==> design.v <==
`timescale 1ns / 1ps
module atomik_delta_acc #(
    parameter DELTA_WIDTH = 64       
)(
    input  wire                     clk,             
    input  wire                     rst_n,           
    input  wire [DELTA_WIDTH-1:0]   delta_in,        
    input  wire                     delta_valid,     
    input  wire [DELTA_WIDTH-1:0]   initial_state_in,    
    input  wire                     load_initial,        
    output wire [DELTA_WIDTH-1:0]   initial_state_out,       
    output wire [DELTA_WIDTH-1:0]   delta_accumulator_out,   
    output wire                     accumulator_zero     
);
    reg [DELTA_WIDTH-1:0] initial_state;
    reg [DELTA_WIDTH-1:0] delta_accumulator;
    always @(posedge clk or negedge rst_n) begin
        if (!rst_n) begin
            initial_state     <= {DELTA_WIDTH{1'b0}};
            delta_accumulator <= {DELTA_WIDTH{1'b0}};
        end
        else begin
            if (load_initial) begin
                initial_state     <= initial_state_in;
                delta_accumulator <= {DELTA_WIDTH{1'b0}};   
            end
            if (delta_valid) begin
                delta_accumulator <= delta_accumulator ^ delta_in;
            end
        end
    end
    assign initial_state_out     = initial_state;
    assign delta_accumulator_out = delta_accumulator;
    assign accumulator_zero = ~(|delta_accumulator);
endmodule
`timescale 1ns / 1ps
module atomik_parallel_acc #(
    parameter DELTA_WIDTH = 64,      
    parameter N_BANKS     = 4,       
    parameter BANK_SEL_W  = (N_BANKS > 1) ? $clog2(N_BANKS) : 1   
)(
    input  wire                              clk,
    input  wire                              rst_n,
    input  wire [DELTA_WIDTH-1:0]            delta_in,
    input  wire                              delta_valid,
    input  wire [N_BANKS*DELTA_WIDTH-1:0]    delta_parallel_in,
    input  wire [N_BANKS-1:0]                delta_parallel_valid,
    input  wire                              parallel_mode,
    input  wire [DELTA_WIDTH-1:0]            initial_state_in,
    input  wire                              load_initial,
    output wire [DELTA_WIDTH-1:0]            current_state,
    output wire [DELTA_WIDTH-1:0]            merged_accumulator,
    output wire                              accumulator_zero,
    output wire [BANK_SEL_W-1:0]             current_bank,
    output wire [N_BANKS-1:0]                bank_active
);
    reg [DELTA_WIDTH-1:0] initial_state  ;
    reg [BANK_SEL_W-1:0] bank_sel;
    always @(posedge clk or negedge rst_n) begin
        if (!rst_n) begin
            initial_state <= {DELTA_WIDTH{1'b0}};
        end
        else if (load_initial) begin
            initial_state <= initial_state_in;
        end
    end
    always @(posedge clk or negedge rst_n) begin
        if (!rst_n) begin
            bank_sel <= {BANK_SEL_W{1'b0}};
        end
        else if (load_initial) begin
            bank_sel <= {BANK_SEL_W{1'b0}};
        end
        else if (!parallel_mode && delta_valid) begin
            if (bank_sel == N_BANKS - 1)
                bank_sel <= {BANK_SEL_W{1'b0}};
            else
                bank_sel <= bank_sel + 1'b1;
        end
    end
    wire [N_BANKS-1:0] bank_delta_valid;
    wire [DELTA_WIDTH-1:0] bank_delta_in [0:N_BANKS-1];
    genvar gi;
    generate
        for (gi = 0; gi < N_BANKS; gi = gi + 1) begin : bank_input_mux
            assign bank_delta_valid[gi] = parallel_mode
                ? delta_parallel_valid[gi]
                : (delta_valid && (bank_sel == gi));
            assign bank_delta_in[gi] = parallel_mode
                ? delta_parallel_in[(gi+1)*DELTA_WIDTH-1 -: DELTA_WIDTH]
                : delta_in;
        end
    endgenerate
    wire [DELTA_WIDTH-1:0] bank_acc [0:N_BANKS-1];
    generate
        for (gi = 0; gi < N_BANKS; gi = gi + 1) begin : banks
            atomik_delta_acc #(
                .DELTA_WIDTH(DELTA_WIDTH)
            ) u_bank (
                .clk                  (clk),
                .rst_n                (rst_n),
                .delta_in             (bank_delta_in[gi]),
                .delta_valid          (bank_delta_valid[gi]),
                .initial_state_in     ({DELTA_WIDTH{1'b0}}),
                .load_initial         (load_initial),
                .initial_state_out    (),   
                .delta_accumulator_out(bank_acc[gi]),
                .accumulator_zero     ()    
            );
        end
    endgenerate
    wire [DELTA_WIDTH-1:0] merge_node [0:2*N_BANKS-2];
    generate
        for (gi = 0; gi < N_BANKS; gi = gi + 1) begin : merge_leaf
            assign merge_node[gi] = bank_acc[gi];
        end
        for (gi = 0; gi < N_BANKS - 1; gi = gi + 1) begin : merge_inner
            assign merge_node[N_BANKS + gi] = merge_node[2*gi] ^ merge_node[2*gi + 1];
        end
    endgenerate
    wire [DELTA_WIDTH-1:0] merged_acc_comb  ;
    assign merged_acc_comb = merge_node[2*N_BANKS - 2];
    wire [DELTA_WIDTH-1:0] state_recon  ;
    assign state_recon        = initial_state ^ merged_acc_comb;
    assign current_state      = state_recon;
    assign merged_accumulator = merged_acc_comb;
    assign accumulator_zero   = ~(|merged_acc_comb);
    assign current_bank = bank_sel;
    assign bank_active  = bank_delta_valid;
endmodule
module atomik_top_parallel #(
    parameter integer SYS_CLK_HZ = 94_500_000,
    parameter integer BAUD_RATE  = 115200,
    parameter integer N_BANKS    = 4
)(
    input  wire       sys_clk,
    input  wire       sys_rst_n,
    input  wire       uart_rx,
    output wire       uart_tx,
    output wire [5:0] led
);
    wire clk_int;
    wire pll_lock;
    assign clk_int  = sys_clk;
    assign pll_lock = 1'b1;
    reg [15:0] por_cnt;
    always @(posedge sys_clk or negedge sys_rst_n) begin
        if (!sys_rst_n)
            por_cnt <= 16'd0;
        else if (por_cnt != 16'hFFFF)
            por_cnt <= por_cnt + 16'd1;
    end
    wire por_done = (por_cnt == 16'hFFFF);
    reg [2:0] rst_sync;
    always @(posedge clk_int or negedge sys_rst_n) begin
        if (!sys_rst_n)
            rst_sync <= 3'b000;
        else
            rst_sync <= {rst_sync[1:0], (por_done & pll_lock)};
    end
    wire internal_rst_n = rst_sync[2];
    reg [23:0] heartbeat_cnt;
    always @(posedge clk_int or negedge internal_rst_n) begin
        if (!internal_rst_n)
            heartbeat_cnt <= 24'd0;
        else
            heartbeat_cnt <= heartbeat_cnt + 24'd1;
    end
    localparam integer BAUD_DIV = SYS_CLK_HZ / BAUD_RATE;
    localparam integer HALF_BIT = BAUD_DIV / 2;
    reg [15:0] rx_baud_cnt;
    reg [3:0]  rx_bit_cnt;
    reg [7:0]  rx_shift;
    reg [7:0]  rx_data;
    reg        rx_valid;
    reg [1:0]  rx_state;
    reg [2:0]  rx_sync;
    wire rx_pin = rx_sync[2];
    always @(posedge clk_int or negedge internal_rst_n) begin
        if (!internal_rst_n)
            rx_sync <= 3'b111;
        else
            rx_sync <= {rx_sync[1:0], uart_rx};
    end
    localparam RX_IDLE  = 2'd0;
    localparam RX_START = 2'd1;
    localparam RX_DATA  = 2'd2;
    localparam RX_STOP  = 2'd3;
    always @(posedge clk_int or negedge internal_rst_n) begin
        if (!internal_rst_n) begin
            rx_state    <= RX_IDLE;
            rx_baud_cnt <= 16'd0;
            rx_bit_cnt  <= 4'd0;
            rx_shift    <= 8'd0;
            rx_data     <= 8'd0;
            rx_valid    <= 1'b0;
        end else begin
            rx_valid <= 1'b0;
            case (rx_state)
                RX_IDLE: begin
                    if (!rx_pin) begin
                        rx_state    <= RX_START;
                        rx_baud_cnt <= 16'd0;
                    end
                end
                RX_START: begin
                    if (rx_baud_cnt == HALF_BIT[15:0]) begin
                        if (!rx_pin) begin
                            rx_state    <= RX_DATA;
                            rx_baud_cnt <= 16'd0;
                            rx_bit_cnt  <= 4'd0;
                        end else begin
                            rx_state <= RX_IDLE;
                        end
                    end else begin
                        rx_baud_cnt <= rx_baud_cnt + 16'd1;
                    end
                end
                RX_DATA: begin
                    if (rx_baud_cnt == BAUD_DIV[15:0] - 1) begin
                        rx_baud_cnt <= 16'd0;
                        rx_shift    <= {rx_pin, rx_shift[7:1]};
                        if (rx_bit_cnt == 4'd7)
                            rx_state <= RX_STOP;
                        else
                            rx_bit_cnt <= rx_bit_cnt + 4'd1;
                    end else begin
                        rx_baud_cnt <= rx_baud_cnt + 16'd1;
                    end
                end
                RX_STOP: begin
                    if (rx_baud_cnt == BAUD_DIV[15:0] - 1) begin
                        rx_data  <= rx_shift;
                        rx_valid <= 1'b1;
                        rx_state <= RX_IDLE;
                    end else begin
                        rx_baud_cnt <= rx_baud_cnt + 16'd1;
                    end
                end
            endcase
        end
    end
    reg [15:0] tx_baud_cnt;
    reg [3:0]  tx_bit_cnt;
    reg [7:0]  tx_shift;
    reg        tx_busy;
    reg        tx_out;
    reg        tx_start;
    reg [7:0]  tx_data;
    assign uart_tx = tx_out;
    always @(posedge clk_int or negedge internal_rst_n) begin
        if (!internal_rst_n) begin
            tx_baud_cnt <= 16'd0;
            tx_bit_cnt  <= 4'd0;
            tx_shift    <= 8'hFF;
            tx_busy     <= 1'b0;
            tx_out      <= 1'b1;
        end else begin
            if (!tx_busy && tx_start) begin
                tx_shift    <= tx_data;
                tx_busy     <= 1'b1;
                tx_bit_cnt  <= 4'd0;
                tx_baud_cnt <= 16'd0;
                tx_out      <= 1'b0;
            end else if (tx_busy) begin
                if (tx_baud_cnt == BAUD_DIV[15:0] - 1) begin
                    tx_baud_cnt <= 16'd0;
                    tx_bit_cnt  <= tx_bit_cnt + 4'd1;
                    case (tx_bit_cnt)
                        4'd0, 4'd1, 4'd2, 4'd3, 4'd4, 4'd5, 4'd6, 4'd7: begin
                            tx_out   <= tx_shift[0];
                            tx_shift <= {1'b1, tx_shift[7:1]};
                        end
                        4'd8: tx_out <= 1'b1;
                        4'd9: begin
                            tx_busy <= 1'b0;
                            tx_out  <= 1'b1;
                        end
                        default: begin
                            tx_busy <= 1'b0;
                            tx_out  <= 1'b1;
                        end
                    endcase
                end else begin
                    tx_baud_cnt <= tx_baud_cnt + 16'd1;
                end
            end
        end
    end
    reg         par_delta_valid;
    reg  [63:0] par_delta_in;
    reg         par_load_initial;
    reg  [63:0] par_initial_state_in;
    wire [63:0] par_current_state;
    wire [63:0] par_merged_acc;
    wire        par_acc_zero;
    atomik_parallel_acc #(
        .DELTA_WIDTH (64),
        .N_BANKS     (N_BANKS)
    ) u_parallel_acc (
        .clk                  (clk_int),
        .rst_n                (internal_rst_n),
        .delta_in             (par_delta_in),
        .delta_valid          (par_delta_valid),
        .delta_parallel_in    ({N_BANKS*64{1'b0}}),
        .delta_parallel_valid ({N_BANKS{1'b0}}),
        .parallel_mode        (1'b0),    
        .initial_state_in     (par_initial_state_in),
        .load_initial         (par_load_initial),
        .current_state        (par_current_state),
        .merged_accumulator   (par_merged_acc),
        .accumulator_zero     (par_acc_zero),
        .current_bank         (),
        .bank_active          ()
    );
    localparam CMD_IDLE      = 4'd0;
    localparam CMD_LOAD      = 4'd1;
    localparam CMD_ACCUM     = 4'd2;
    localparam CMD_READ      = 4'd3;
    localparam CMD_READ_WAIT = 4'd4;
    localparam CMD_STATUS    = 4'd5;
    localparam CMD_TX_START  = 4'd7;
    localparam CMD_TX_WAIT   = 4'd8;
    localparam CMD_TX_DONE   = 4'd9;
    reg [3:0]  cmd_state;
    reg [3:0]  byte_cnt;
    reg [63:0] cmd_buffer;
    reg [63:0] tx_buffer;
    reg [3:0]  tx_byte_cnt;
    reg [3:0]  tx_bytes_total;
    reg        cmd_active;
    always @(posedge clk_int or negedge internal_rst_n) begin
        if (!internal_rst_n) begin
            cmd_state            <= CMD_IDLE;
            byte_cnt             <= 4'd0;
            cmd_buffer           <= 64'd0;
            tx_buffer            <= 64'd0;
            tx_byte_cnt          <= 4'd0;
            tx_bytes_total       <= 4'd0;
            tx_start             <= 1'b0;
            tx_data              <= 8'd0;
            cmd_active           <= 1'b0;
            par_delta_valid      <= 1'b0;
            par_delta_in         <= 64'd0;
            par_load_initial     <= 1'b0;
            par_initial_state_in <= 64'd0;
        end else begin
            tx_start         <= 1'b0;
            par_delta_valid  <= 1'b0;
            par_load_initial <= 1'b0;
            case (cmd_state)
                CMD_IDLE: begin
                    cmd_active <= 1'b0;
                    if (rx_valid) begin
                        case (rx_data)
                            8'h4C: begin   
                                cmd_state  <= CMD_LOAD;
                                byte_cnt   <= 4'd0;
                                cmd_buffer <= 64'd0;
                                cmd_active <= 1'b1;
                            end
                            8'h41: begin   
                                cmd_state  <= CMD_ACCUM;
                                byte_cnt   <= 4'd0;
                                cmd_buffer <= 64'd0;
                                cmd_active <= 1'b1;
                            end
                            8'h52: begin   
                                cmd_state  <= CMD_READ;
                                cmd_active <= 1'b1;
                            end
                            8'h53: begin   
                                cmd_state  <= CMD_STATUS;
                                cmd_active <= 1'b1;
                            end
                            default: ;
                        endcase
                    end
                end
                CMD_LOAD: begin
                    if (rx_valid) begin
                        cmd_buffer <= {cmd_buffer[55:0], rx_data};
                        if (byte_cnt == 4'd7) begin
                            par_initial_state_in <= {cmd_buffer[55:0], rx_data};
                            par_load_initial     <= 1'b1;
                            cmd_state            <= CMD_IDLE;
                            cmd_active           <= 1'b0;
                        end else begin
                            byte_cnt <= byte_cnt + 4'd1;
                        end
                    end
                end
                CMD_ACCUM: begin
                    if (rx_valid) begin
                        cmd_buffer <= {cmd_buffer[55:0], rx_data};
                        if (byte_cnt == 4'd7) begin
                            par_delta_in    <= {cmd_buffer[55:0], rx_data};
                            par_delta_valid <= 1'b1;
                            cmd_state       <= CMD_IDLE;
                            cmd_active      <= 1'b0;
                        end else begin
                            byte_cnt <= byte_cnt + 4'd1;
                        end
                    end
                end
                CMD_READ: begin
                    cmd_state <= CMD_READ_WAIT;
                end
                CMD_READ_WAIT: begin
                    tx_buffer      <= par_current_state;
                    tx_byte_cnt    <= 4'd0;
                    tx_bytes_total <= 4'd8;
                    cmd_state      <= CMD_TX_START;
                end
                CMD_STATUS: begin
                    tx_buffer      <= {par_acc_zero, 63'd0};
                    tx_byte_cnt    <= 4'd0;
                    tx_bytes_total <= 4'd1;
                    cmd_state      <= CMD_TX_START;
                end
                CMD_TX_START: begin
                    if (tx_byte_cnt < tx_bytes_total) begin
                        tx_data     <= tx_buffer[63:56];
                        tx_buffer   <= {tx_buffer[55:0], 8'd0};
                        tx_start    <= 1'b1;
                        tx_byte_cnt <= tx_byte_cnt + 4'd1;
                        cmd_state   <= CMD_TX_WAIT;
                    end else begin
                        cmd_state <= CMD_IDLE;
                    end
                end
                CMD_TX_WAIT: begin
                    if (tx_busy)
                        cmd_state <= CMD_TX_DONE;
                end
                CMD_TX_DONE: begin
                    if (!tx_busy) begin
                        if (tx_byte_cnt < tx_bytes_total)
                            cmd_state <= CMD_TX_START;
                        else
                            cmd_state <= CMD_IDLE;
                    end
                end
                default: cmd_state <= CMD_IDLE;
            endcase
        end
    end
    reg [19:0] rx_activity;
    always @(posedge clk_int or negedge internal_rst_n) begin
        if (!internal_rst_n)
            rx_activity <= 20'd0;
        else if (rx_valid)
            rx_activity <= 20'hFFFFF;
        else if (rx_activity != 20'd0)
            rx_activity <= rx_activity - 20'd1;
    end
    assign led[5] = ~pll_lock;
    assign led[4] = ~heartbeat_cnt[23];
    assign led[3] = ~cmd_active;
    assign led[2] = ~par_acc_zero;
    assign led[1] = ~tx_busy;
    assign led[0] = ~(rx_activity != 20'd0);
endmodule
==> run.sh <==
#!/bin/bash
# the make line also repeats each setting of config.mk as NAME=value (left out here)
make -C /OpenROAD-flow-scripts/flow DESIGN_CONFIG=/design/flow/config.mk WORK_HOME=/design/flow/orfs CLKGATE_MAP_FILE= finish
==> config.mk <==
export PLATFORM = sky130hd
export DESIGN_NAME = atomik_top_parallel
export DESIGN_NICKNAME = atomik_top_parallel
export VERILOG_FILES = /design/flow/design.v
export SDC_FILE = /design/flow/constraint.sdc
export NUM_CORES = 4
export LEC_CHECK = 0
export ABC_AREA = 1
export CAP_MARGIN = 20
export CORE_MARGIN = 2
export CORE_UTILIZATION = 72
export CTS_CLUSTER_DIAMETER = 381
export CTS_CLUSTER_SIZE = 17
export PLACE_DENSITY = 0.38
export SETUP_SLACK_MARGIN = 0.82
export SLEW_MARGIN = 20
==> constraint.sdc <==
create_clock -name core_clock -period 3.17 [get_ports {sys_clk}]
set_input_delay 0.6340 -clock core_clock [delete_from_list [all_inputs] [get_ports {sys_clk}]]
set_output_delay 0.6340 -clock core_clock [all_outputs]
set_load 0.01 [all_outputs]
==> results of run 1 <==
-- per-stage QoR --
| step | util | area, um^2 | setup TNS (ns) | hold slack, ns |
|---|---|---|---|---|
| global route | 0.792 | 39600 | 0 | 0.344 |
| floorplan | - | 36500 | -2694.71 | 0.331 |
| global placement | 0.749 | 37500 | 0 | 0.334 |
| detailed placement | 0.749 | 37500 | 0 | 0.335 |
| CTS | 0.784 | 39200 | 0 | 0.344 |
| finish | 0.792 | 39600 | 0 | 0.343 |
-- cell type report --
class	count	area, um^2	area share
flip-flops and latches	738	18500	0.467
multi-input cells	3199	15600	0.394
inverters	556	2140	0.0539
clock buffers	71	1350	0.0341
repair buffers	107	1180	0.0297
well taps	672	841	0.0212
clock inverters	2	20.0	0.000505
-- routing by layer --
layer / track usage / up-vias / wire length, um
met5: 0 / - / 0
met4: 0.111 / 0 / 2880
met3: 0.0386 / 225 / 5720
met2: 0.562 / 1088 / 42200
met1: 0.485 / 14800 / 38100
li1: - / 14700 / -
-- timing repair --
item / in CTS / in global routing
setup buffers: 28 / 21
gates cloned: 0 / 1
resized: 104 / 77
setup endpoints to repair: 46 / 126
pin swaps: 40 / 29
==> reports/qor.csv, run 1 <==
stage,metric,value,unit
clock_tree,CTS tree,yes,
clock_tree,clock sinks,738,
global_route,initial antenna violation count,0,
logic_synthesis,adder-cell share of the synthesized area,0.00651,
floorplanning,# IOs,10,
logic_synthesis,"AND-OR/OR-AND Cells, Area Fraction",0.107,
floorplanning,die area,52500,um^2
placed_design,Post-DP HPWL,55700,um
power_and_ir_drop,Peak VDD IR,464,uV
floorplanning,core footprint,50100,um^2
clock_tree,Worst-path clk slew,0.08,ns
sta,RSZ-0062 raised after global routing,true,
drt,WL final,88900,um
floorplanning,row cnt,82,
worst_setup_path,Critical Path Stages,12,
worst_setup_path,Max stage delay on crit path,0.40,ns
worst_setup_path,cell family with most CP delay,simple AND/OR/NAND/NOR gates,
clock_tree,Worst-Skew Late Latency,0.62,ns
floorplanning,die x size,229,um
worst_setup_path,reg2reg path depth,18,
worst_setup_path,r2r startpoint,rx_activity[12]$_DFFE_PN0P_,
logic_synthesis,leading area contributor after synthesis,dfrtp_1,
logic_synthesis,asr flop ratio synth,1.00,
clock_tree,htree depth,2,
worst_setup_path,reg2reg end,rx_activity[19]$_DFFE_PN0P_,
logic_synthesis,cells in synth_stat.txt,4636,
drt,Pre-antenna DRT Iters,5,
global_route,largest net degree at the start of global routing,94,
clock_tree,worst-case clock buffer depth,3,
placed_design,Final Wtd Congestion,0.908,
logic_synthesis,Max-area cell share,0.496,
logic_synthesis,"EDFF count, synth",0,
worst_setup_path,cell mode on critical path,nand2_1,
sta,fin. max-slew vios,0,
power_and_ir_drop,Clock power frac,0.395,
logic_synthesis,Netlist Area Pre-Place,36500,um^2
layout,fill count,3587,
clock_tree,root buffer cell,clkbuf_16,
drt,WL per Instance,16.6,um
power_and_ir_drop,Int Pwr,12.4,mW
global_route,number of global-route vias before repair,29600,
power_and_ir_drop,Power Clock,6.15,mW
logic_synthesis,dominant register cell,dfrtp_1,
power_and_ir_drop,Power Density,393,nW/um^2
worst_setup_path,Critical Path AT,2.27,ns
power_and_ir_drop,Seq. pwr,9.42,mW
power_and_ir_drop,Logic pwr share,0.001,
logic_synthesis,Flops after synth,738,
worst_setup_path,Critical Path RT,2.54,ns
floorplanning,fp_density,0.729,
sta,final setup margin,0.263,ns
sta,Slew headroom,0.349,
placed_design,pre-CTS WS,0.327,ns
logic_synthesis,Commonest cells post-synth,"nand2_1 (1622), dfrtp_1 (724), inv_1 (529)",
sta,final period utilization,0.917,
sta,skew final,0.0330,ns
logic_synthesis,most frequent cell after synthesis,nand2_1,
drt,Inserted Diodes,0,
worst_setup_path,CP Buf/Inv Count,2,
floorplanning,Die Y,229,um
worst_setup_path,Worst setup EP type,primary output,
drt,Post-DRT Antenna Nets,0,
logic_synthesis,Nets at Floorplan,4658,
sta,Final setup viols,0,
flow_run,Tool Warnings,39,
worst_setup_path,cell chain of the critical path,inv_1 -> nand2_1 -> nand2_1 -> nand2_1 -> nand2_2 -> nor2_1 -> nand2_1 -> nor2_2 -> nand2_2 -> nor2_4 -> nand2_2 -> buf_6,
worst_setup_path,crit path max fanout,4,
logic_synthesis,mux share of post-synthesis cell area,0,
status,outcome,no timing/DRC/antenna violations,
logic_synthesis,"top cells, area","dfrtp_1 (50%), nand2_1 (17%), o21ai_0 (6.8%)",
power_and_ir_drop,sequential power share,0.604,
layout,nets,4673,
worst_setup_path,r2r setup slk,0.66,ns
power_and_ir_drop,Psw,3.21,mW
sta,Tmin final,2.91,ns
logic_synthesis,post-synthesis cell count,4636,
clock_tree,clock buffer count from CTS,49,
placed_design,PortBufs,8,
logic_synthesis,Netlist cell types,47,
power_and_ir_drop,sw frac,0.206,
logic_synthesis,Synth Area per Inst,7.88,um^2
logic_synthesis,Ys Warns,3,
logic_synthesis,register area share after synthesis,0.506,
logic_synthesis,yosys xor share,0.0420,
global_route,gr usage total,0.343,
drt,DR iter-0 viols,2893,
sta,Least-Margin Pin Slew,0.977,ns
clock_tree,hold buffer count at cts,0,
sta,Max Freq,344,MHz
worst_setup_path,"slowest stage cell, crit path",dfrtp_1,
layout,final std cells w/o fill,5345,
power_and_ir_drop,P_comb,0.00873,mW
logic_synthesis,Largest logic family,simple AND/OR/NAND/NOR gates,
drt,vias,30800,
worst_setup_path,Setup crit start kind,register,
logic_synthesis,and+or+nand+nor area frac,0.263,
layout,synthesis-to-finish area growth,8.52,%
placed_design,placed cells,5222,
power_and_ir_drop,Leak Pwr,20.0,nW
drt,Remaining DRCs,0,
sta,Fin. Hold Viols,0,
global_route,GR Overflow Total,0,
flow_run,max_cap viols,0,
global_route,first-pass GRT wire length,147000,um
drt,Via-to-Cell Ratio,5.77,
power_and_ir_drop,overall power,15.6,mW
worst_setup_path,end point of the critical path,led[2],
power_and_ir_drop,Pwr top,registers,
worst_hold_path,worst min path class,reg2async,
logic_synthesis,Yosys Chip Area,36500,um^2
worst_setup_path,Crit Path Class,reg2out,
==> inputs of run 2 (changes only) <==
ABC_AREA = default   (was 1)
CAP_MARGIN = 0   (was 20)
CELL_PAD_IN_SITES_DETAIL_PLACEMENT = 2   (was default)
CELL_PAD_IN_SITES_GLOBAL_PLACEMENT = 1   (was default)
CORE_UTILIZATION = 19   (was 72)
CTS_CLUSTER_DIAMETER = 121   (was 381)
CTS_CLUSTER_SIZE = default   (was 17)
GPL_ROUTABILITY_DRIVEN = 1   (was default)
GPL_TIMING_DRIVEN = 0   (was default)
HOLD_SLACK_MARGIN = -0.04   (was default)
MAX_ROUTING_LAYER = met4   (was default)
MIN_ROUTING_LAYER = met2   (was default)
PLACE_DENSITY = default   (was 0.38)
SETUP_SLACK_MARGIN = default   (was 0.82)
TNS_END_PERCENT = 65   (was default)
clock period = 4.53 ns   (was 3.17 ns; I/O delays follow)
==> reports/qor.csv, run 2 <==
stage,metric,value,unit
layout,final std cells w/o fill,6012,
layout,fill count,20000,
drt,vias,35900,
power_and_ir_drop,Power Density,346,nW/um^2
logic_synthesis,mux share of post-synthesis cell area,0.0699,
worst_setup_path,Max stage delay on crit path,0.68,ns
worst_setup_path,reg2reg path depth,9,
logic_synthesis,Ys Warns,3,
global_route,first-pass GRT wire length,181000,um
sta,Max Freq,225,MHz
power_and_ir_drop,P_comb,0.00629,mW
power_and_ir_drop,Power Clock,7.42,mW
worst_setup_path,Critical Path RT,3.62,ns
clock_tree,Worst-path clk slew,0.06,ns
power_and_ir_drop,Peak VDD IR,251,uV
sta,Fin Setup TNS,0,ns
logic_synthesis,Netlist cell types,74,
worst_setup_path,"slowest stage cell, crit path",xnor2_2,
floorplanning,die x size,427,um
global_route,largest net degree at the start of global routing,54,
placed_design,Post-DP HPWL,75900,um
clock_tree,clock buffer count from CTS,85,
layout,Final Cell Area,40500,um^2
worst_hold_path,hold endpoint,rst_sync[1]$_DFF_PN0_,
drt,Pre-antenna DRT Iters,6,
logic_synthesis,yosys xor share,0.0797,
clock_tree,worst-case clock buffer depth,3,
logic_synthesis,Largest logic family,simple AND/OR/NAND/NOR gates,
sta,Final setup viols,0,
clock_tree,htree depth,3,
floorplanning,row cnt,155,
sta,Least-Margin Pin Slew,0.980,ns
sta,Fin. Hold Viols,0,
worst_setup_path,Critical Path AT,3.54,ns
logic_synthesis,Nets at Floorplan,3490,
logic_synthesis,Commonest cells post-synth,"nand2_1 (776), dfrtp_1 (724), o21ai_0 (648)",
worst_setup_path,Crit Path Class,reg2out,
drt,Via-to-Cell Ratio,5.98,
logic_synthesis,Max-area cell share,0.533,
power_and_ir_drop,sequential power share,0.471,
status,outcome,no timing/DRC/antenna violations,
drt,Post-DRT Antenna Nets,0,
drt,WL final,116000,um
worst_setup_path,cell mode on critical path,nand4_1,
sta,final period utilization,0.982,
logic_synthesis,dominant register cell,dfrtp_1,
clock_tree,root buffer cell,clkbuf_16,
global_route,Most Crowded Layer GR,met3,
flow_run,max_cap viols,0,
sta,RSZ-0062 raised after global routing,false,
logic_synthesis,register area share after synthesis,0.544,
logic_synthesis,"top cells, area","dfrtp_1 (53%), o21ai_0 (9.5%), nand2_1 (8.6%)",
power_and_ir_drop,Seq. pwr,6.60,mW
worst_setup_path,end point of the critical path,led[2],
worst_hold_path,hold_sp,rst_sync[0]$_DFF_PN0_,
layout,synthesis-to-finish area growth,19.2,%
logic_synthesis,adder-cell share of the synthesized area,0.00700,
worst_setup_path,Setup crit start kind,register,
logic_synthesis,most frequent cell after synthesis,nand2_1,
logic_synthesis,leading area contributor after synthesis,dfrtp_1,
worst_setup_path,reg2reg end,cmd_buffer[35]$_DFFE_PN0P_,
layout,nets,3602,
floorplanning,Die Y,427,um
global_route,gr usage total,0.201,
clock_tree,CTS tree,yes,
power_and_ir_drop,sw frac,0.227,
logic_synthesis,and+or+nand+nor area frac,0.138,
floorplanning,die area,182000,um^2
global_route,met1 Use GR,0,
placed_design,placed cells,5847,
drt,Remaining DRCs,0,
logic_synthesis,"EDFF count, synth",0,
sta,skew final,0.0372,ns
flow_run,Tool Warnings,35,
clock_tree,clock sinks,738,
sta,Tmin final,4.45,ns
power_and_ir_drop,Clock power frac,0.529,
global_route,met3 usage,0.261,
logic_synthesis,Yosys Chip Area,34000,um^2
global_route,met2 Track Usage GR,0.231,
sta,fin. max-slew vios,0,
clock_tree,Worst-Skew Late Latency,0.71,ns
power_and_ir_drop,Logic pwr share,0,
logic_synthesis,asr flop ratio synth,1.00,
clock_tree,hold buffer count at cts,0,
worst_setup_path,cell chain of the critical path,xnor2_1 -> xnor2_2 -> nand4_1 -> nor4_1 -> nand4_1 -> buf_4 -> clkdlybuf4s50_1,
global_route,initial antenna violation count,0,
logic_synthesis,post-synthesis cell count,3468,
drt,DR iter-0 viols,4721,
worst_setup_path,cell family with most CP delay,simple AND/OR/NAND/NOR gates,
logic_synthesis,Netlist Area Pre-Place,34000,um^2
logic_synthesis,Flops after synth,738,
worst_hold_path,worst min path class,reg2reg,
worst_setup_path,r2r setup slk,1.04,ns
worst_setup_path,r2r startpoint,rx_data[0]$_DFFE_PN0P_,
worst_setup_path,crit path max fanout,3,
floorplanning,fp_density,0.191,
sta,Slew headroom,0.347,
placed_design,PortBufs,8,
drt,WL per Instance,19.3,um
global_route,GR Overflow Total,0,
placed_design,Placed Area,37400,um^2
worst_hold_path,Hold Crit Depth,0,
logic_synthesis,"AND-OR/OR-AND Cells, Area Fraction",0.129,
worst_setup_path,Critical Path Stages,7,
worst_setup_path,CP Buf/Inv Count,2,
power_and_ir_drop,Leak Pwr,16.6,nW
global_route,number of global-route vias before repair,43100,
floorplanning,core footprint,178000,um^2
floorplanning,# IOs,10,
logic_synthesis,Synth Area per Inst,9.79,um^2
power_and_ir_drop,Int Pwr,10.8,mW
power_and_ir_drop,Psw,3.18,mW
power_and_ir_drop,Pwr top,clock,
worst_setup_path,Worst setup EP type,primary output,
placed_design,Final Wtd Congestion,0.885,
logic_synthesis,cells in synth_stat.txt,3468,
==> run 2: final cells by class <==
type / instances / area, um^2 / area share
timing repair buffer: 25 / 497 / 0.0123
clock buffer: 122 / 2500 / 0.0617
sequential: 738 / 18500 / 0.457
clock inverter: 32 / 383 / 0.00946
multi-input combinational: 2453 / 14500 / 0.359
antenna: 10 / 25.0 / 0.000618
tap: 2355 / 2950 / 0.0728
inverter: 37 / 139 / 0.00343
buffer: 240 / 961 / 0.0237
==> run 2: stage by stage <==
step | total power, mW | utilization | setup WS, ns | hold slack [ns]
floorplan | 6.72 | - | -2.42 | 0.331
global placement | 6.73 | 0.208 | -5.80 | 0.331
detailed placement | 6.73 | 0.210 | 0.341 | 0.340
CTS | 14.0 | 0.227 | 0.00286 | 0.355
global route | 14.4 | 0.227 | 0.0242 | 0.365
finish | 14.0 | 0.227 | 0.0807 | 0.349
==> run 2: per-layer routing <==
layer  wire, um  vias up  share of wire
met5          0        -              0
met4       7010        0          0.060
met3      47900      729           0.41
met2      61200    10600           0.53
met1          0    12800              0
li1           -    11800              -
==> run 2: repair_timing <==
item | CTS | global route
setup endpoints to repair | 1 | 1
resized | 4 | 14
buffers inserted | 1 | 0
pin swaps | 1 | 0
==> inputs of run 3 (changes only) <==
ABC_AREA = 1   (was default)
CAP_MARGIN = 5   (was 0)
CELL_PAD_IN_SITES_DETAIL_PLACEMENT = default   (was 2)
CELL_PAD_IN_SITES_GLOBAL_PLACEMENT = default   (was 1)
CORE_UTILIZATION = 72   (was 19)
CTS_CLUSTER_DIAMETER = 27   (was 121)
CTS_CLUSTER_SIZE = 80   (was default)
GPL_ROUTABILITY_DRIVEN = default   (was 1)
GPL_TIMING_DRIVEN = default   (was 0)
HOLD_SLACK_MARGIN = default   (was -0.04)
MAX_ROUTING_LAYER = default   (was met4)
MIN_ROUTING_LAYER = default   (was met2)
PLACE_DENSITY_LB_ADDON = 0.2   (was default)
SETUP_SLACK_MARGIN = 0.8   (was default)
TNS_END_PERCENT = default   (was 65)
clock period = 3.17 ns   (was 4.53 ns; I/O delays follow)
==> reports/qor.csv, run 3 <==
stage,metric,value,unit
worst_hold_path,worst min path class,in2reg,
logic_synthesis,Netlist Area Pre-Place,36500,um^2
drt,WL final,108000,um
clock_tree,Worst-path clk slew,0.05,ns
worst_setup_path,Setup crit start kind,register,
logic_synthesis,"EDFF count, synth",0,
drt,Pre-antenna DRT Iters,12,
logic_synthesis,"top cells, area","dfrtp_1 (50%), nand2_1 (17%), o21ai_0 (6.8%)",
sta,Max Freq,321,MHz
logic_synthesis,most frequent cell after synthesis,nand2_1,
logic_synthesis,Yosys Chip Area,36500,um^2
global_route,met2 Track Usage GR,0.665,
worst_setup_path,cell chain of the critical path,nor2_4 -> nor2_1 -> nand2_1 -> nand2_2 -> nor2_2 -> nand2_1 -> nor2_2 -> nand2_2 -> nor2_4 -> nand2_2 -> buf_6,
sta,Fin. Hold Viols,0,
logic_synthesis,and+or+nand+nor area frac,0.263,
logic_synthesis,yosys xor share,0.0420,
logic_synthesis,Largest logic family,simple AND/OR/NAND/NOR gates,
logic_synthesis,leading area contributor after synthesis,dfrtp_1,
global_route,met3 usage,0.0969,
drt,DR iter-0 viols,4239,
flow_run,Tool Warnings,37,
global_route,GR Overflow Total,0,
layout,synthesis-to-finish area growth,19.5,%
logic_synthesis,Netlist cell types,47,
power_and_ir_drop,P_comb,0.00871,mW
logic_synthesis,mux share of post-synthesis cell area,0,
logic_synthesis,asr flop ratio synth,1.00,
sta,fin. max-slew vios,0,
power_and_ir_drop,sequential power share,0.359,
logic_synthesis,Ys Warns,3,
logic_synthesis,Max-area cell share,0.496,
logic_synthesis,Commonest cells post-synth,"nand2_1 (1622), dfrtp_1 (724), inv_1 (529)",
sta,Slew headroom,0.283,
power_and_ir_drop,sw frac,0.210,
floorplanning,die area,52500,um^2
clock_tree,root buffer cell,clkbuf_16,
power_and_ir_drop,Peak VDD IR,576,uV
power_and_ir_drop,Leak Pwr,21.9,nW
sta,RSZ-0062 raised after global routing,true,
drt,vias,34200,
global_route,initial antenna violation count,0,
floorplanning,fp_density,0.729,
worst_setup_path,reg2reg path depth,21,
clock_tree,Worst-Skew Late Latency,0.75,ns
worst_setup_path,reg2reg end,tx_buffer[63]$_DFFE_PN0P_,
worst_setup_path,end point of the critical path,led[2],
drt,Post-DRT Antenna Nets,0,
logic_synthesis,adder-cell share of the synthesized area,0.00651,
sta,final period utilization,0.982,
drt,Via-to-Cell Ratio,6.15,
floorplanning,Die Y,229,um
worst_setup_path,Worst setup EP type,primary output,
power_and_ir_drop,Seq. pwr,9.46,mW
sta,Least-Margin Pin Slew,1.08,ns
drt,WL per Instance,19.5,um
worst_setup_path,"slowest stage cell, crit path",dfrtp_2,
placed_design,pre-CTS WS,0.334,ns
clock_tree,worst-case clock buffer depth,3,
worst_setup_path,Crit Path Class,reg2out,
logic_synthesis,cells in synth_stat.txt,4636,
global_route,largest net degree at the start of global routing,90,
floorplanning,# IOs,10,
worst_setup_path,cell family with most CP delay,simple AND/OR/NAND/NOR gates,
clock_tree,CTS tree,yes,
logic_synthesis,register area share after synthesis,0.506,
worst_hold_path,hold_sp,uart_rx,
sta,Tmin final,3.11,ns
global_route,gr usage total,0.412,
floorplanning,core footprint,50100,um^2
floorplanning,row cnt,82,
layout,nets,4775,
floorplanning,die x size,229,um
global_route,first-pass GRT wire length,173000,um
worst_setup_path,Max stage delay on crit path,0.46,ns
logic_synthesis,dominant register cell,dfrtp_1,
power_and_ir_drop,Int Pwr,20.8,mW
clock_tree,htree depth,4,
power_and_ir_drop,Psw,5.52,mW
status,outcome,no timing/DRC/antenna violations,
worst_setup_path,CP Buf/Inv Count,1,
global_route,met1 Use GR,0.505,
clock_tree,clock buffer count from CTS,158,
placed_design,Post-DP HPWL,55200,um
clock_tree,clock sinks,738,
sta,final setup margin,0.0579,ns
worst_setup_path,Critical Path AT,2.48,ns
logic_synthesis,Flops after synth,738,
worst_setup_path,crit path max fanout,4,
global_route,number of global-route vias before repair,34400,
logic_synthesis,post-synthesis cell count,4636,
flow_run,max_cap viols,0,
logic_synthesis,Synth Area per Inst,7.88,um^2
sta,Final setup viols,0,
worst_setup_path,Critical Path RT,2.54,ns
placed_design,PortBufs,8,
worst_setup_path,r2r setup slk,0.47,ns
worst_hold_path,hold endpoint,rx_sync[0]$_DFF_PN1_,
logic_synthesis,Nets at Floorplan,4658,
power_and_ir_drop,Pwr top,clock,
sta,skew final,0.0365,ns
drt,Remaining DRCs,0,
worst_setup_path,cell mode on critical path,nand2_2,
power_and_ir_drop,Power Density,603,nW/um^2
placed_design,Final Wtd Congestion,0.887,
power_and_ir_drop,Power Clock,16.9,mW
power_and_ir_drop,Logic pwr share,0,
power_and_ir_drop,overall power,26.3,mW
logic_synthesis,"AND-OR/OR-AND Cells, Area Fraction",0.107,
worst_setup_path,Critical Path Stages,11,
power_and_ir_drop,Clock power frac,0.641,
global_route,Most Crowded Layer GR,met2,
worst_hold_path,Hold Crit Depth,1,
run 3: repair_timing:
| action | 4_1_cts | 5_1_grt |
|---|---|---|
| resized | 102 | 112 |
| setup endpoints to repair | 48 | 100 |
| pin swaps | 31 | 36 |
| hold buffers | 0 | 0 |
| gates cloned | 0 | 0 |
| setup buffers | 28 | 22 |
run 3: area by class of cell:
type | count | area (um^2)
Multi-Input combinational cell | 3199 | 15700
Tap cell | 672 | 841
Antenna cell | 2 | 5.00
Inverter | 556 | 2130
Timing Repair Buffer | 100 | 1020
Sequential cell | 738 | 18500
Clock buffer | 199 | 4430
Clock inverter | 88 | 1060
Fill cell | 2430 | 6420
run 3: routing by layer:
layer | part of all wire | vias up
li1 | - | 15100
met1 | 0.36 | 16300
met2 | 0.48 | 2193
met3 | 0.099 | 632
met4 | 0.062 | 0
met5 | 0 | -
run 3: metrics by stage:
stage / setup TNS, ns / utilization / hold slack [ns] / area, um^2 / std cells
global placement: 0 / 0.746 / 0.334 / 37400 / 5215
finish: 0 / 0.872 / 0.316 / 43600 / 5554
CTS: 0 / 0.864 / 0.305 / 43300 / 5530
floorplan: -2694.71 / - / 0.331 / 36500 / 4636
global route: 0 / 0.872 / 0.318 / 43600 / 5552
detailed placement: 0 / 0.746 / 0.339 / 37400 / 5215
==> inputs of run 4 (changes only) <==
ABC_AREA = default   (was 1)
CAP_MARGIN = 20   (was 5)
CELL_PAD_IN_SITES_DETAIL_PLACEMENT = 2   (was default)
CORE_UTILIZATION = 40   (was 72)
CTS_CLUSTER_DIAMETER = 121   (was 27)
CTS_CLUSTER_SIZE = default   (was 80)
GPL_ROUTABILITY_DRIVEN = 0   (was default)
HOLD_SLACK_MARGIN = -0.04   (was default)
PLACE_DENSITY_LB_ADDON = default   (was 0.2)
SETUP_SLACK_MARGIN = default   (was 0.8)
clock period = 4.53 ns   (was 3.17 ns; I/O delays follow)
==> reports/qor.csv, run 4 <==
stage,metric,value,unit
status,outcome,no timing/DRC/antenna violations,
logic_synthesis,Netlist cell types,74,
logic_synthesis,most frequent cell after synthesis,nand2_1,
floorplanning,die x size,295,um
drt,WL final,143000,um
placed_design,Placed Area,35000,um^2
power_and_ir_drop,Leak Pwr,16.2,nW
clock_tree,hold buffer count at cts,0,
power_and_ir_drop,sw frac,0.232,
drt,WL per Instance,31.3,um
power_and_ir_drop,Logic pwr share,0,
floorplanning,row cnt,106,
worst_hold_path,Hold Crit Depth,0,
logic_synthesis,"EDFF count, synth",0,
logic_synthesis,Flops after synth,738,
logic_synthesis,yosys xor share,0.0797,
logic_synthesis,Nets at Floorplan,3490,
logic_synthesis,Ys Warns,3,
global_route,number of global-route vias before repair,33200,
logic_synthesis,"top cells, area","dfrtp_1 (53%), o21ai_0 (9.5%), nand2_1 (8.6%)",
layout,synthesis-to-finish area growth,11.3,%
worst_setup_path,Worst setup EP type,primary output,
worst_hold_path,hold_sp,rx_sync[1]$_DFF_PN1_,
logic_synthesis,Yosys Chip Area,34000,um^2
clock_tree,Worst-path clk slew,0.07,ns
sta,final period utilization,0.998,
global_route,first-pass GRT wire length,218000,um
power_and_ir_drop,Power Density,366,nW/um^2
worst_setup_path,reg2reg end,tx_buffer[8]$_DFFE_PN0P_,
power_and_ir_drop,P_comb,0.00540,mW
drt,DR iter-0 viols,2318,
global_route,GR Overflow Total,0,
logic_synthesis,adder-cell share of the synthesized area,0.00700,
layout,Final Cell Area,37800,um^2
drt,vias,28500,
logic_synthesis,Max-area cell share,0.533,
worst_setup_path,Critical Path RT,3.62,ns
drt,Via-to-Cell Ratio,6.25,
floorplanning,core footprint,83800,um^2
clock_tree,worst-case clock buffer depth,3,
layout,nets,3382,
global_route,gr usage total,0.331,
sta,skew final,0.0494,ns
sta,Final setup viols,0,
sta,RSZ-0062 raised after global routing,false,
sta,Slew headroom,0.202,
floorplanning,# IOs,10,
logic_synthesis,mux share of post-synthesis cell area,0.0699,
drt,Post-DRT Antenna Nets,0,
worst_setup_path,Setup crit start kind,register,
logic_synthesis,register area share after synthesis,0.544,
placed_design,pre-CTS WS,0.716,ns
worst_hold_path,worst min path class,reg2reg,
placed_design,Post-DP HPWL,74600,um
logic_synthesis,and+or+nand+nor area frac,0.138,
worst_setup_path,Critical Path Stages,6,
worst_setup_path,reg2reg path depth,10,
clock_tree,htree depth,3,
clock_tree,CTS tree,yes,
worst_setup_path,cell chain of the critical path,xnor2_1 -> xnor2_1 -> nand4_1 -> nor4_2 -> nand4_1 -> clkdlybuf4s50_1,
global_route,largest net degree at the start of global routing,124,
power_and_ir_drop,Peak VDD IR,256,uV
sta,Fin. Hold Viols,0,
sta,final setup margin,0.00689,ns
drt,Inserted Diodes,0,
floorplanning,die area,87300,um^2
sta,fin. max-slew vios,0,
worst_setup_path,cell family with most CP delay,simple AND/OR/NAND/NOR gates,
logic_synthesis,Netlist Area Pre-Place,34000,um^2
drt,Pre-antenna DRT Iters,5,
worst_setup_path,Crit Path Class,reg2out,
power_and_ir_drop,Power Clock,7.21,mW
worst_setup_path,crit path max fanout,3,
clock_tree,root buffer cell,clkbuf_16,
clock_tree,clock buffer count from CTS,85,
power_and_ir_drop,Clock power frac,0.522,
flow_run,Tool Warnings,41,
worst_setup_path,r2r startpoint,tx_byte_cnt[3]$_DFFE_PN0P_,
floorplanning,Die Y,295,um
logic_synthesis,cells in synth_stat.txt,3468,
logic_synthesis,asr flop ratio synth,1.00,
drt,Remaining DRCs,0,
power_and_ir_drop,Seq. pwr,6.60,mW
logic_synthesis,dominant register cell,dfrtp_1,
logic_synthesis,Commonest cells post-synth,"nand2_1 (776), dfrtp_1 (724), o21ai_0 (648)",
sta,Max Freq,221,MHz
floorplanning,fp_density,0.405,
worst_setup_path,Max stage delay on crit path,0.64,ns
worst_setup_path,end point of the critical path,led[2],
power_and_ir_drop,Pwr top,clock,
logic_synthesis,leading area contributor after synthesis,dfrtp_1,
clock_tree,Worst-Skew Late Latency,0.71,ns
logic_synthesis,Largest logic family,simple AND/OR/NAND/NOR gates,
global_route,initial antenna violation count,3,
worst_setup_path,r2r setup slk,0.86,ns
sta,Tmin final,4.52,ns
worst_setup_path,Critical Path AT,3.62,ns
worst_hold_path,hold endpoint,rx_sync[2]$_DFF_PN1_,
worst_setup_path,"slowest stage cell, crit path",nor4_2,
placed_design,PortBufs,8,
sta,Least-Margin Pin Slew,1.20,ns
logic_synthesis,post-synthesis cell count,3468,
logic_synthesis,Synth Area per Inst,9.79,um^2
clock_tree,clock sinks,738,
flow_run,max_cap viols,0,
worst_setup_path,CP Buf/Inv Count,1,
logic_synthesis,"AND-OR/OR-AND Cells, Area Fraction",0.129,
power_and_ir_drop,Psw,3.21,mW
power_and_ir_drop,sequential power share,0.478,
power_and_ir_drop,Int Pwr,10.6,mW
run 4: repair_timing:
item	CTS	global route
endpoints found under the setup margin	1	1
buffers inserted	0	0
gates resized	1	2
gates cloned	0	0
run 4: area by class of cell:
type	instances	area, um^2
Clock buffer	128	2500
Clock inverter	25	274
Fill cell	8604	46000
Inverter	37	139
Multi-Input combinational cell	2453	14500
Sequential cell	738	18500
Tap cell	1134	1420
Timing Repair Buffer	45	483
run 4: metal layers:
| metal | part of all wire | GRT usage | up-vias | wire, um |
|---|---|---|---|---|
| met3 | 0.061 | 0.0683 | 685 | 8730 |
| li1 | - | - | 11500 | - |
| met4 | 0.071 | 0.228 | 4 | 10200 |
| met1 | 0.37 | 0.374 | 15000 | 52600 |
| met2 | 0.50 | 0.561 | 1385 | 71000 |
| met5 | 0.00016 | 0.00277 | - | 23 |
run 4: stage by stage:
step | power (mW) | std cells | hold slack (ns) | util | TNS [ns]
3_3_place_gp | 6.73 | 4407 | 0.333 | 0.417 | 0
4_1_cts | 13.9 | 4560 | 0.348 | 0.451 | 0
5_1_grt | 14.1 | 4560 | 0.359 | 0.451 | 0
2_1_floorplan | 6.72 | 3468 | 0.331 | - | -1716.87
6_report | 13.8 | 4560 | 0.347 | 0.451 | 0
3_5_place_dp | 6.73 | 4407 | 0.338 | 0.417 | 0
==> inputs of run 5 (changes only) <==
CTS_CLUSTER_DIAMETER = default   (was 121)
GPL_ROUTABILITY_DRIVEN = default   (was 0)
clock period = 10.0 ns   (was 4.53 ns; I/O delays follow)
==> reports/qor.csv, run 5 <==
stage,metric,value,unit
logic_synthesis,and+or+nand+nor area frac,0.138,
worst_setup_path,Critical Path AT,3.94,ns
logic_synthesis,Synth Area per Inst,9.79,um^2
logic_synthesis,yosys xor share,0.0797,
worst_setup_path,cell chain of the critical path,xnor2_1 -> xnor2_1 -> nand4_1 -> nor4_1 -> nand4_1 -> clkdlybuf4s50_1,
placed_design,Post-DP HPWL,73600,um
power_and_ir_drop,Power Density,167,nW/um^2
worst_hold_path,hold endpoint,rst_sync[1]$_DFF_PN0_,
sta,Least-Margin Pin Slew,1.27,ns
layout,final std cells w/o fill,4561,
worst_setup_path,reg2reg end,tx_buffer[57]$_DFFE_PN0P_,
layout,share of the core filled with cells,0.451,
logic_synthesis,"AND-OR/OR-AND Cells, Area Fraction",0.129,
clock_tree,Worst-Skew Late Latency,0.68,ns
worst_hold_path,Hold Crit Depth,0,
worst_setup_path,Setup crit start kind,register,
worst_setup_path,cell family with most CP delay,simple AND/OR/NAND/NOR gates,
floorplanning,Die Y,295,um
sta,Slew headroom,0.152,
global_route,GR Overflow Total,0,
logic_synthesis,Netlist cell types,74,
logic_synthesis,Ys Warns,3,
clock_tree,hold buffer count at cts,0,
logic_synthesis,register area share after synthesis,0.544,
worst_hold_path,hold_sp,rst_sync[0]$_DFF_PN0_,
placed_design,placed cells,4403,
worst_setup_path,end point of the critical path,led[2],
drt,DR iter-0 viols,2565,
sta,RSZ-0062 raised after global routing,false,
logic_synthesis,cells in synth_stat.txt,3468,
worst_setup_path,Max stage delay on crit path,0.79,ns
flow_run,max_cap viols,0,
logic_synthesis,asr flop ratio synth,1.00,
sta,fin. max-slew vios,0,
flow_run,Tool Warnings,40,
worst_setup_path,r2r startpoint,tx_byte_cnt[0]$_DFFE_PN0P_,
power_and_ir_drop,sw frac,0.223,
power_and_ir_drop,Clock power frac,0.526,
logic_synthesis,Netlist Area Pre-Place,34000,um^2
worst_setup_path,r2r setup slk,5.63,ns
clock_tree,Worst-path clk slew,0.07,ns
worst_setup_path,Worst setup EP type,primary output,
logic_synthesis,Nets at Floorplan,3490,
drt,WL per Instance,31.4,um
sta,Hold Worst Slack,0.356,ns
floorplanning,die area,87300,um^2
power_and_ir_drop,Seq. pwr,2.99,mW
clock_tree,postcts setup bufs,0,
status,outcome,no timing/DRC/antenna violations,
drt,Pre-antenna DRT Iters,5,
sta,Max Freq,168,MHz
global_route,initial antenna violation count,1,
sta,skew final,0.0385,ns
global_route,gr usage total,0.331,
logic_synthesis,"top cells, area","dfrtp_1 (53%), o21ai_0 (9.5%), nand2_1 (8.6%)",
worst_setup_path,CP Buf/Inv Count,1,
global_route,largest net degree at the start of global routing,181,
worst_setup_path,Critical Path Stages,6,
clock_tree,post_cts resized,0,
logic_synthesis,leading area contributor after synthesis,dfrtp_1,
floorplanning,die x size,295,um
logic_synthesis,post-synthesis cell count,3468,
power_and_ir_drop,sequential power share,0.474,
logic_synthesis,Flops after synth,738,
power_and_ir_drop,Logic pwr share,0,
power_and_ir_drop,P_comb,0.00242,mW
floorplanning,fp_density,0.405,
logic_synthesis,most frequent cell after synthesis,nand2_1,
global_route,number of global-route vias before repair,33400,
logic_synthesis,Max-area cell share,0.533,
sta,final setup margin,4.06,ns
clock_tree,clock buffer count from CTS,85,
logic_synthesis,dominant register cell,dfrtp_1,
clock_tree,htree depth,3,
power_and_ir_drop,Leak Pwr,16.2,nW
worst_hold_path,worst min path class,reg2reg,
sta,Fin Setup TNS,0,ns
sta,final period utilization,0.594,
worst_setup_path,Critical Path RT,8.00,ns
clock_tree,clock sinks,738,
clock_tree,CTS tree,yes,
logic_synthesis,adder-cell share of the synthesized area,0.00700,
logic_synthesis,"EDFF count, synth",0,
worst_setup_path,Crit Path Class,reg2out,
power_and_ir_drop,Int Pwr,4.90,mW
worst_setup_path,crit path max fanout,3,
floorplanning,# IOs,10,
drt,Post-DRT Antenna Nets,0,
drt,WL final,143000,um
worst_setup_path,reg2reg path depth,10,
power_and_ir_drop,Power Clock,3.31,mW
placed_design,pre-CTS WS,5.01,ns
placed_design,PortBufs,8,
sta,Fin. Hold Viols,0,
clock_tree,root buffer cell,clkbuf_16,
floorplanning,core footprint,83800,um^2
clock_tree,worst-case clock buffer depth,3,
placed_design,Final Wtd Congestion,0.764,
logic_synthesis,Commonest cells post-synth,"nand2_1 (776), dfrtp_1 (724), o21ai_0 (648)",
sta,Final setup viols,0,
power_and_ir_drop,Pwr top,clock,
global_route,first-pass GRT wire length,218000,um
layout,nets,3382,
power_and_ir_drop,Psw,1.41,mW
power_and_ir_drop,Peak VDD IR,130,uV
logic_synthesis,mux share of post-synthesis cell area,0.0699,
layout,synthesis-to-finish area growth,11.2,%
logic_synthesis,Yosys Chip Area,34000,um^2
worst_setup_path,"slowest stage cell, crit path",nor4_1,
drt,Remaining DRCs,0,
drt,Via-to-Cell Ratio,6.25,
drt,vias,28500,
logic_synthesis,Largest logic family,simple AND/OR/NAND/NOR gates,
floorplanning,row cnt,106,
sta,Tmin final,5.94,ns
==> run 5: layout make-up <==
class                   count  area (um^2)
clock inverters            26          363
repair buffers             45          447
diodes                      1         2.50
well taps                1134         1420
flip-flops and latches    738        18500
inverters                  37          139
multi-input cells        2453        14500
clock buffers             127         2460
fillers                  8564        46000
==> run 5: routing by layer <==
metal  wire [um]  GRT usage  share of wire
met3        8250     0.0622          0.058
met4        9590      0.231          0.067
met5          11          0       0.000077
met2       72900      0.578           0.51
met1       52700      0.364           0.37
==> run 5: metrics by stage <==
step	area [um^2]	power [mW]
2_1_floorplan	34000	3.05
3_3_place_gp	34900	3.05
3_5_place_dp	34900	3.05
4_1_cts	37700	6.33
5_1_grt	37800	6.45
6_report	37800	6.31
==> inputs of run 6 (changes only) <==
CELL_PAD_IN_SITES_DETAIL_PLACEMENT = 0   (was 2)
CORE_UTILIZATION = 72   (was 40)
CTS_CLUSTER_DIAMETER = 278   (was default)
CTS_CLUSTER_SIZE = 29   (was default)
GPL_ROUTABILITY_DRIVEN = 1   (was default)
HOLD_SLACK_MARGIN = default   (was -0.04)
SETUP_SLACK_MARGIN = 0.77   (was default)
clock period = 3.74 ns   (was 10.0 ns; I/O delays follow)
==> reports/qor.csv, run 6 <==
stage,metric,value,unit
floorplanning,# IOs,10,
logic_synthesis,cells in synth_stat.txt,3468,
logic_synthesis,yosys xor share,0.0797,
placed_design,Placed Area,34500,um^2
floorplanning,Die Y,221,um
worst_setup_path,Worst setup EP type,primary output,
worst_setup_path,cell chain of the critical path,xnor2_1 -> xnor2_1 -> nand4_1 -> nor4_4 -> buf_4 -> nand4_1 -> buf_6,
layout,synthesis-to-finish area growth,5.09,%
logic_synthesis,Largest logic family,simple AND/OR/NAND/NOR gates,
power_and_ir_drop,sequential power share,0.668,
global_route,gr usage total,0.349,
logic_synthesis,"top cells, area","dfrtp_1 (53%), o21ai_0 (9.5%), nand2_1 (8.6%)",
clock_tree,Worst-path clk slew,0.12,ns
logic_synthesis,register area share after synthesis,0.544,
worst_hold_path,worst min path class,reg2reg,
logic_synthesis,Commonest cells post-synth,"nand2_1 (776), dfrtp_1 (724), o21ai_0 (648)",
floorplanning,die x size,221,um
clock_tree,root buffer cell,clkbuf_16,
worst_setup_path,Critical Path AT,2.81,ns
clock_tree,CTS tree,yes,
sta,Final setup viols,0,
logic_synthesis,Yosys Chip Area,34000,um^2
placed_design,Final Wtd Congestion,0.809,
sta,Tmin final,3.56,ns
power_and_ir_drop,Logic pwr share,0.001,
power_and_ir_drop,Int Pwr,9.49,mW
sta,final setup margin,0.185,ns
worst_setup_path,Crit Path Class,reg2out,
power_and_ir_drop,overall power,12.0,mW
worst_setup_path,reg2reg end,tx_baud_cnt[5]$_DFFE_PN0P_,
logic_synthesis,adder-cell share of the synthesized area,0.00700,
sta,Slew headroom,0.260,
logic_synthesis,post-synthesis cell count,3468,
worst_setup_path,Max stage delay on crit path,0.44,ns
global_route,met2 Track Usage GR,0.560,
clock_tree,worst-case clock buffer depth,3,
worst_setup_path,CP Buf/Inv Count,2,
logic_synthesis,Netlist Area Pre-Place,34000,um^2
power_and_ir_drop,sw frac,0.206,
sta,fin. max-slew vios,0,
clock_tree,htree depth,1,
placed_design,PortBufs,8,
logic_synthesis,leading area contributor after synthesis,dfrtp_1,
logic_synthesis,Synth Area per Inst,9.79,um^2
global_route,number of global-route vias before repair,25300,
power_and_ir_drop,P_comb,0.00630,mW
drt,Remaining DRCs,0,
sta,Fin. Hold Viols,0,
power_and_ir_drop,Seq. pwr,7.99,mW
global_route,GR Overflow Total,0,
layout,share of the core filled with cells,0.767,
worst_setup_path,Critical Path Stages,7,
logic_synthesis,dominant register cell,dfrtp_1,
sta,Least-Margin Pin Slew,1.11,ns
logic_synthesis,asr flop ratio synth,1.00,
floorplanning,row cnt,79,
placed_design,pre-CTS WS,0.168,ns
power_and_ir_drop,Power Clock,3.97,mW
clock_tree,Worst-Skew Late Latency,0.65,ns
floorplanning,fp_density,0.730,
worst_hold_path,Hold Crit Depth,0,
global_route,first-pass GRT wire length,136000,um
drt,Via-to-Cell Ratio,6.40,
sta,final period utilization,0.951,
logic_synthesis,Max-area cell share,0.533,
worst_setup_path,reg2reg path depth,7,
worst_hold_path,hold endpoint,rst_sync[2]$_DFF_PN0_,
logic_synthesis,Flops after synth,738,
drt,DR iter-0 viols,2557,
power_and_ir_drop,Leak Pwr,15.5,nW
power_and_ir_drop,Psw,2.47,mW
power_and_ir_drop,Power Density,335,nW/um^2
global_route,Most Crowded Layer GR,met2,
drt,WL per Instance,21.3,um
sta,Hold Worst Slack,0.363,ns
flow_run,Tool Warnings,48,
worst_setup_path,crit path max fanout,3,
drt,vias,25500,
layout,nets,3369,
power_and_ir_drop,Clock power frac,0.332,
sta,skew final,0.0293,ns
logic_synthesis,Netlist cell types,74,
global_route,largest net degree at the start of global routing,113,
drt,Pre-antenna DRT Iters,6,
worst_setup_path,r2r setup slk,1.03,ns
worst_setup_path,Critical Path RT,2.99,ns
logic_synthesis,Ys Warns,3,
clock_tree,hold buffer count at cts,0,
floorplanning,core footprint,46600,um^2
worst_setup_path,Setup crit start kind,register,
clock_tree,clock sinks,738,
logic_synthesis,most frequent cell after synthesis,nand2_1,
logic_synthesis,Nets at Floorplan,3490,
sta,RSZ-0062 raised after global routing,true,
logic_synthesis,and+or+nand+nor area frac,0.138,
logic_synthesis,mux share of post-synthesis cell area,0.0699,
clock_tree,clock buffer count from CTS,29,
power_and_ir_drop,Pwr top,registers,
worst_setup_path,end point of the critical path,led[2],
layout,Final Cell Area,35700,um^2
worst_setup_path,r2r startpoint,tx_baud_cnt[0]$_DFFE_PN0P_,
global_route,met1 Use GR,0.493,
status,outcome,no timing/DRC/antenna violations,
worst_hold_path,hold_sp,rst_sync[1]$_DFF_PN0_,
flow_run,max_cap viols,0,
global_route,met3 usage,0.0494,
drt,WL final,84800,um
worst_setup_path,cell family with most CP delay,simple AND/OR/NAND/NOR gates,
power_and_ir_drop,Peak VDD IR,552,uV
logic_synthesis,"EDFF count, synth",0,
placed_design,Post-DP HPWL,50800,um
global_route,initial antenna violation count,1,
logic_synthesis,"AND-OR/OR-AND Cells, Area Fraction",0.129,
floorplanning,die area,48900,um^2
sta,Max Freq,281,MHz
worst_setup_path,"slowest stage cell, crit path",nor4_4,
drt,Post-DRT Antenna Nets,0,
run 6: per-stage QoR:
step	TNS [ns]	std cells
after global routing	0	3977
after CTS	0	3977
final	0	3978
after global placement	0	3902
after floorplan	-2284.88	3468
after detailed placement	0	3902
run 6: what timing repair did:
item                       4_1_cts  5_1_grt
buffers inserted                21        0
pin swaps                       19        1
gates resized                   34        2
setup endpoints to repair        2       13
run 6: cell type report:
cell class	instances	area, um^2
repair buffers	88	858
diodes	1	2.50
clock buffers	52	812
multi-input cells	2453	14600
clock inverters	2	25.0
fillers	3138	10900
inverters	37	139
well taps	607	759
flip-flops and latches	738	18500
run 6: per-layer routing:
metal  wire, um  share of wire
met1      34900           0.41
met5          0              0
met4       2960          0.035
met2      40200           0.47
met3       6740          0.079
==> inputs of run 7 (changes only) <==
CELL_PAD_IN_SITES_DETAIL_PLACEMENT = default   (was 0)
CORE_UTILIZATION = 59   (was 72)
CTS_CLUSTER_DIAMETER = default   (was 278)
CTS_CLUSTER_SIZE = default   (was 29)
GPL_ROUTABILITY_DRIVEN = default   (was 1)
SETUP_SLACK_MARGIN = 1.45   (was 0.77)
clock period = 5.58 ns   (was 3.74 ns; I/O delays follow)
==> reports/qor.csv, run 7 <==
stage,metric,value,unit
status,outcome,no timing/DRC/antenna violations,
global_route,largest net degree at the start of global routing,152,
clock_tree,Worst-path clk slew,0.06,ns
placed_design,Post-DP HPWL,51500,um
layout,final std cells w/o fill,4172,
worst_hold_path,hold_sp,cmd_state[7]$_DFF_PN0_,
worst_setup_path,Critical Path AT,2.85,ns
power_and_ir_drop,sequential power share,0.501,
worst_setup_path,reg2reg end,tx_buffer[61]$_DFFE_PN0P_,
worst_setup_path,cell chain of the critical path,xor2_1 -> xnor2_1 -> or4_4 -> nor4_4 -> nand4_1 -> clkbuf_2,
logic_synthesis,"AND-OR/OR-AND Cells, Area Fraction",0.129,
flow_run,max_cap viols,0,
global_route,first-pass GRT wire length,140000,um
logic_synthesis,and+or+nand+nor area frac,0.138,
power_and_ir_drop,Peak VDD IR,260,uV
placed_design,Final Wtd Congestion,0.792,
logic_synthesis,"EDFF count, synth",0,
power_and_ir_drop,Pwr top,registers,
worst_setup_path,r2r setup slk,2.29,ns
drt,vias,25000,
layout,fill count,4485,
layout,nets,3383,
floorplanning,die x size,244,um
logic_synthesis,Max-area cell share,0.533,
logic_synthesis,dominant register cell,dfrtp_1,
worst_setup_path,Critical Path RT,4.46,ns
logic_synthesis,leading area contributor after synthesis,dfrtp_1,
logic_synthesis,Commonest cells post-synth,"nand2_1 (776), dfrtp_1 (724), o21ai_0 (648)",
floorplanning,Die Y,244,um
drt,Via-to-Cell Ratio,5.98,
sta,Hold Worst Slack,0.350,ns
logic_synthesis,cells in synth_stat.txt,3468,
logic_synthesis,mux share of post-synthesis cell area,0.0699,
placed_design,PortBufs,8,
power_and_ir_drop,Clock power frac,0.498,
worst_setup_path,end point of the critical path,led[2],
logic_synthesis,Flops after synth,738,
logic_synthesis,"top cells, area","dfrtp_1 (53%), o21ai_0 (9.5%), nand2_1 (8.6%)",
placed_design,placed cells,4032,
power_and_ir_drop,overall power,10.7,mW
floorplanning,fp_density,0.600,
worst_setup_path,r2r startpoint,tx_byte_cnt[0]$_DFFE_PN0P_,
sta,Final setup viols,0,
sta,final period utilization,0.711,
sta,skew final,0.0114,ns
power_and_ir_drop,Int Pwr,8.59,mW
power_and_ir_drop,Power Clock,5.33,mW
drt,DR iter-0 viols,2237,
power_and_ir_drop,Leak Pwr,16.1,nW
logic_synthesis,Ys Warns,3,
floorplanning,row cnt,87,
worst_setup_path,Setup crit start kind,register,
layout,synthesis-to-finish area growth,9.44,%
clock_tree,Worst-Skew Late Latency,0.62,ns
power_and_ir_drop,Psw,2.10,mW
worst_setup_path,Worst setup EP type,primary output,
worst_setup_path,Critical Path Stages,6,
logic_synthesis,Synth Area per Inst,9.79,um^2
global_route,GR Overflow Total,0,
sta,Max Freq,252,MHz
logic_synthesis,Netlist cell types,74,
worst_setup_path,CP Buf/Inv Count,1,
logic_synthesis,Nets at Floorplan,3490,
power_and_ir_drop,Logic pwr share,0,
drt,WL final,87200,um
floorplanning,core footprint,56600,um^2
clock_tree,clock buffer count from CTS,80,
drt,Pre-antenna DRT Iters,6,
logic_synthesis,most frequent cell after synthesis,nand2_1,
flow_run,Tool Warnings,47,
logic_synthesis,Largest logic family,simple AND/OR/NAND/NOR gates,
worst_hold_path,hold endpoint,cmd_state[2]$_DFF_PN0_,
logic_synthesis,post-synthesis cell count,3468,
worst_setup_path,Crit Path Class,reg2out,
drt,Post-DRT Antenna Nets,0,
logic_synthesis,yosys xor share,0.0797,
sta,Least-Margin Pin Slew,1.14,ns
global_route,number of global-route vias before repair,25000,
worst_setup_path,reg2reg path depth,8,
clock_tree,CTS tree,yes,
logic_synthesis,register area share after synthesis,0.544,
worst_hold_path,Hold Crit Depth,0,
logic_synthesis,asr flop ratio synth,1.00,
clock_tree,clock sinks,738,
logic_synthesis,adder-cell share of the synthesized area,0.00700,
drt,Remaining DRCs,0,
power_and_ir_drop,sw frac,0.197,
sta,Fin. Hold Viols,0,
sta,Tmin final,3.97,ns
clock_tree,root buffer cell,clkbuf_16,
power_and_ir_drop,P_comb,0.00417,mW
worst_setup_path,"slowest stage cell, crit path",or4_4,
global_route,gr usage total,0.300,
worst_setup_path,crit path max fanout,3,
power_and_ir_drop,Seq. pwr,5.36,mW
worst_hold_path,worst min path class,reg2reg,
worst_setup_path,cell family with most CP delay,simple AND/OR/NAND/NOR gates,
floorplanning,# IOs,10,
clock_tree,worst-case clock buffer depth,3,
sta,RSZ-0062 raised after global routing,false,
sta,Slew headroom,0.243,
worst_setup_path,Max stage delay on crit path,0.59,ns
clock_tree,htree depth,3,
logic_synthesis,Netlist Area Pre-Place,34000,um^2
power_and_ir_drop,Power Density,288,nW/um^2
global_route,initial antenna violation count,1,
logic_synthesis,Yosys Chip Area,34000,um^2
sta,fin. max-slew vios,0,
sta,Fin Setup TNS,0,ns
floorplanning,die area,59500,um^2
drt,WL per Instance,20.9,um
[run 7: timing repair]
action,in CTS,in global routing
hold buffers,0,0
endpoints found under the setup margin,2,2
pin swaps,1,3
setup buffers,0,3
gates resized,6,5
[run 7: area by class of cell]
type                       instances  area [um^2]  share of cell area
clock inverter                    21          283             0.00761
inverter                          37          139             0.00374
sequential                       738        18500               0.498
tap                              756          946              0.0254
clock buffer                     112         2340              0.0630
timing repair buffer              51          448              0.0120
multi-input combinational       2453        14500               0.390
antenna                            4         10.0            0.000269
[run 7: through the flow]
| stage | cell area [um^2] | utilization | setup WS, ns |
|---|---|---|---|
| floorplan | 34000 | - | -1.37 |
| global placement | 34500 | 0.609 | 1.49 |
| detailed placement | 34500 | 0.609 | 1.50 |
| CTS | 37100 | 0.656 | 1.45 |
| global route | 37200 | 0.657 | 1.45 |
| finish | 37200 | 0.657 | 1.61 |
[run 7: per-layer routing]
metal | share of wire | track usage
met1 | 0.44 | 0.421
met2 | 0.46 | 0.467
met3 | 0.065 | 0.0514
met4 | 0.033 | 0.119
met5 | 0 | 0
Power and IR drop assume default switching activity.
